v33:
## softmax_4
module softmax_4 (
    input wire clk,
    input wire reset,
    input wire start,
    input wire [15:0] in0, in1, in2, in3,     
    output reg [7:0] out0, out1, out2, out3, 
    output reg done
);
For scale: about 100 I/O pins, ~99000 sq um of cells after synthesis.
clock: 49.7 ns
lec_check: 0
cap_margin: 20
cell_pad_in_sites_detail_placement: 2
core_margin: 2
core_utilization: 40
place_density: 0.48
slew_margin: 20
run.sh (not shown) runs the stock make flow with config.mk's settings and CLKGATE_MAP_FILE=.
What ended v33 was a tool error in detailed placement (3_5_place_dp); the run never finished.
> inputs changed (v33 -> v21)
# v33
export LEC_CHECK = 0
export CAP_MARGIN = 20
export CELL_PAD_IN_SITES_DETAIL_PLACEMENT = 2
export CORE_MARGIN = 2
export CORE_UTILIZATION = 40
export PLACE_DENSITY = 0.48
export SLEW_MARGIN = 20
create_clock -name core_clock -period 49.7 [get_ports {clk}]
# v21
export LEC_CHECK = 0
export CAP_MARGIN = 20
export CORE_MARGIN = 2
export CORE_UTILIZATION = 40
export SLEW_MARGIN = 20
create_clock -name core_clock -period 60.0 [get_ports {clk}]
Diff v33 -> v21: chip area estimate from yosys synthesis essentially unchanged, post-synthesis adder-cell area fraction closely matched the old numbers, post-synthesis net count saw little to no change, number of enable flip-flop cells did not really move, mux contribution to synthesized area closely matched the old numbers. v21 -> v33: cell area after technology mapping delta 0, exact match. Die extent in x: v21 vs v33 identical. [compare] base=v33 new=v21: post-synthesis sequential element count flat; placer congestion estimate lower; synthesized cell count stayed essentially flat. Diff v21..v33 | tally of unique sky130hd cells used after synthesis | negligible. v21 reached the end of the flow, and the finished layout is clean on the timing, design-rule and antenna checks.
The following lists how v23 was set up differently from v21:
# v21
export LEC_CHECK = 0
export CAP_MARGIN = 20
export CORE_MARGIN = 2
export CORE_UTILIZATION = 40
export SLEW_MARGIN = 20
create_clock -name core_clock -period 60.0 [get_ports {clk}]
# v23
export LEC_CHECK = 0
export CAP_MARGIN = 20
export CORE_MARGIN = 2
export CORE_UTILIZATION = 57
export SLEW_MARGIN = 20
create_clock -name core_clock -period 48.8 [get_ports {clk}]
==> results <==
- Summary of v21 and v23: one run falls short of a clean finish, namely v23.
- [flow] v23 | stages: complete | final checks: fail | reason: negative setup slack
- v23 ended up with fa_1 as its slowest stage cell on the critical path; v21 ended up with or4b_2.
- Sort v21 and v23 by multi-input combinational area share desc -> top: v21
- Number of logic stages on the critical path including buffering (higher): v21
- Route | v23 vs v21 | wire longer in v23
- Delta (v23 minus v21): clock period minus final worst setup slack now smaller; clock power now larger.
Setup changes, v23 to v44
# v23
export LEC_CHECK = 0
export CAP_MARGIN = 20
export CORE_MARGIN = 2
export CORE_UTILIZATION = 57
export SLEW_MARGIN = 20
create_clock -name core_clock -period 48.8 [get_ports {clk}]
# v44
export LEC_CHECK = 0
export CAP_MARGIN = 20
export CORE_MARGIN = 2
export CORE_UTILIZATION = 66
export SLEW_MARGIN = 20
create_clock -name core_clock -period 19.9 [get_ports {clk}]
[summary]
v44: it failed during global routing (5_1_grt), and the tool reported GRT-0116.
Diff v23 -> v44: fraction of the core area occupied by cells at floorplan up 9.2 points; total placed cells including tap cells saw a decrease; HPWL reported at the end of detailed placement up about 14%; chip area shrank by 14%.
Higher floorplan row count was reported by v23, not v44.
Comparing global placement routability congestion for v23 and v44, the smaller number came from v23.
Post-synthesis adder-cell area fraction came out exactly the same in v23 and v44.
diff inputs: v44 => v15
# v44
export LEC_CHECK = 0
export CAP_MARGIN = 20
export CORE_MARGIN = 2
export CORE_UTILIZATION = 66
export SLEW_MARGIN = 20
create_clock -name core_clock -period 19.9 [get_ports {clk}]
# v15
export LEC_CHECK = 0
export CAP_MARGIN = 20
export CORE_MARGIN = 2
export CORE_UTILIZATION = 57
export SLEW_MARGIN = 20
create_clock -name core_clock -period 49.1 [get_ports {clk}]
Findings:
v15: complete, dirty (negative setup slack)
Diff v15..v44 | area fraction in mux cells | unchanged
[v15] chip footprint rose about 16% relative to v44
In v15 the die width turned out 7.5% higher than in v44.

========
softmax_4 again, from the RTL that the note above started with.
Settings: LEC_CHECK=0, CAP_MARGIN=20, CORE_MARGIN=2, CORE_UTILIZATION=70, CTS_CLUSTER_DIAMETER=205, CTS_CLUSTER_SIZE=33, SLEW_MARGIN=20; clock period 19.9 ns.
The starting point aborted during clock tree synthesis (4_1_cts) (DPL-0033).
Edit:
--- a/flow/config.mk
+++ b/flow/config.mk
@@ -9,5 +9,4 @@
 export CORE_MARGIN = 2
-export CORE_UTILIZATION = 70
-export CTS_CLUSTER_DIAMETER = 205
-export CTS_CLUSTER_SIZE = 33
+export CORE_UTILIZATION = 40
+export SETUP_SLACK_MARGIN = 5.0
 export SLEW_MARGIN = 20
==> flow/constraint.sdc (replaced) <==
create_clock -name core_clock -period 57.9 [get_ports {clk}]
set_input_delay 11.5800 -clock core_clock [delete_from_list [all_inputs] [get_ports {clk}]]
set_output_delay 11.5800 -clock core_clock [all_outputs]
set_load 0.01 [all_outputs]
Result: Now the flow completed with no timing, DRC or antenna violations; synthesized cell count is unchanged; area after synthesis stays the same; die area went up by 74%.
Edit:
--- a/flow/config.mk
+++ b/flow/config.mk
@@ -9,4 +9,3 @@
 export CORE_MARGIN = 2
-export CORE_UTILIZATION = 40
-export SETUP_SLACK_MARGIN = 5.0
+export CORE_UTILIZATION = 70
 export SLEW_MARGIN = 20
==> flow/constraint.sdc (replaced) <==
create_clock -name core_clock -period 46.3 [get_ports {clk}]
set_input_delay 9.2600 -clock core_clock [delete_from_list [all_inputs] [get_ports {clk}]]
set_output_delay 9.2600 -clock core_clock [all_outputs]
set_load 0.01 [all_outputs]
Effect: With this change the flow did not get past clock tree synthesis (4_1_cts) on DPL-0033. Die size came out lower by 43%. Synthesized area is unchanged. Synthesized cell count is unchanged.

========
Starting RTL as in the previous note.
clock: 60.0 ns
lec_check: 0
cap_margin: 20
core_margin: 2
core_utilization: 40
cts_cluster_diameter: 372
cts_cluster_size: 98
slew_margin: 5
tns_end_percent: 20
Edit:
==> flow/config.mk (replaced) <==
export PLATFORM = sky130hd
export DESIGN_NAME = softmax_4
export DESIGN_NICKNAME = softmax_4
export VERILOG_FILES = /design/flow/design.v
export SDC_FILE = /design/flow/constraint.sdc
export NUM_CORES = 4
export LEC_CHECK = 0
export ABC_AREA = 1
export CAP_MARGIN = 20
export CORE_MARGIN = 2
export CORE_UTILIZATION = 72
export CTS_CLUSTER_SIZE = 98
export SLEW_MARGIN = 20
==> flow/constraint.sdc (replaced) <==
create_clock -name core_clock -period 56.0 [get_ports {clk}]
set_input_delay 11.2000 -clock core_clock [delete_from_list [all_inputs] [get_ports {clk}]]
set_output_delay 11.2000 -clock core_clock [all_outputs]
set_load 0.01 [all_outputs]
Outcome: The changed run stopped in 5_1_grt. Die area is lower by 43%. Synthesized area is higher by 1.8%. Synthesized cell count is higher by 18%.
Edit:
--- a/flow/config.mk
+++ b/flow/config.mk
@@ -6,8 +6,6 @@
 export NUM_CORES = 4
 export LEC_CHECK = 0
-export ABC_AREA = 1
 export CAP_MARGIN = 20
 export CORE_MARGIN = 2
-export CORE_UTILIZATION = 72
-export CTS_CLUSTER_SIZE = 98
+export CORE_UTILIZATION = 52
 export SLEW_MARGIN = 20
==> flow/constraint.sdc (replaced) <==
create_clock -name core_clock -period 55.4 [get_ports {clk}]
set_input_delay 11.0800 -clock core_clock [delete_from_list [all_inputs] [get_ports {clk}]]
set_output_delay 11.0800 -clock core_clock [all_outputs]
set_load 0.01 [all_outputs]
=>
- The new run finished clean
- synthesized cell count falls by 15%
- die size rose by 36%
- synthesized area drops by about 1.8%
Edit:
--- a/flow/config.mk
+++ b/flow/config.mk
@@ -8,4 +8,4 @@
 export CAP_MARGIN = 20
 export CORE_MARGIN = 2
-export CORE_UTILIZATION = 52
+export CORE_UTILIZATION = 40
 export SLEW_MARGIN = 20
==> flow/constraint.sdc (replaced) <==
create_clock -name core_clock -period 57.9 [get_ports {clk}]
set_input_delay 11.5800 -clock core_clock [delete_from_list [all_inputs] [get_ports {clk}]]
set_output_delay 11.5800 -clock core_clock [all_outputs]
set_load 0.01 [all_outputs]
Clock power went down by about 4%; power decreases by 7.6%; count of clock-buffer cells in the layout increases by 7; hold slack improved by 0.015 ns; utilization falls by 19 points; setup slack improved by 1.2 ns; global-route usage came out lower by 9.7 points.
Power figures rest on the tool's default switching activity, not on a simulated workload.
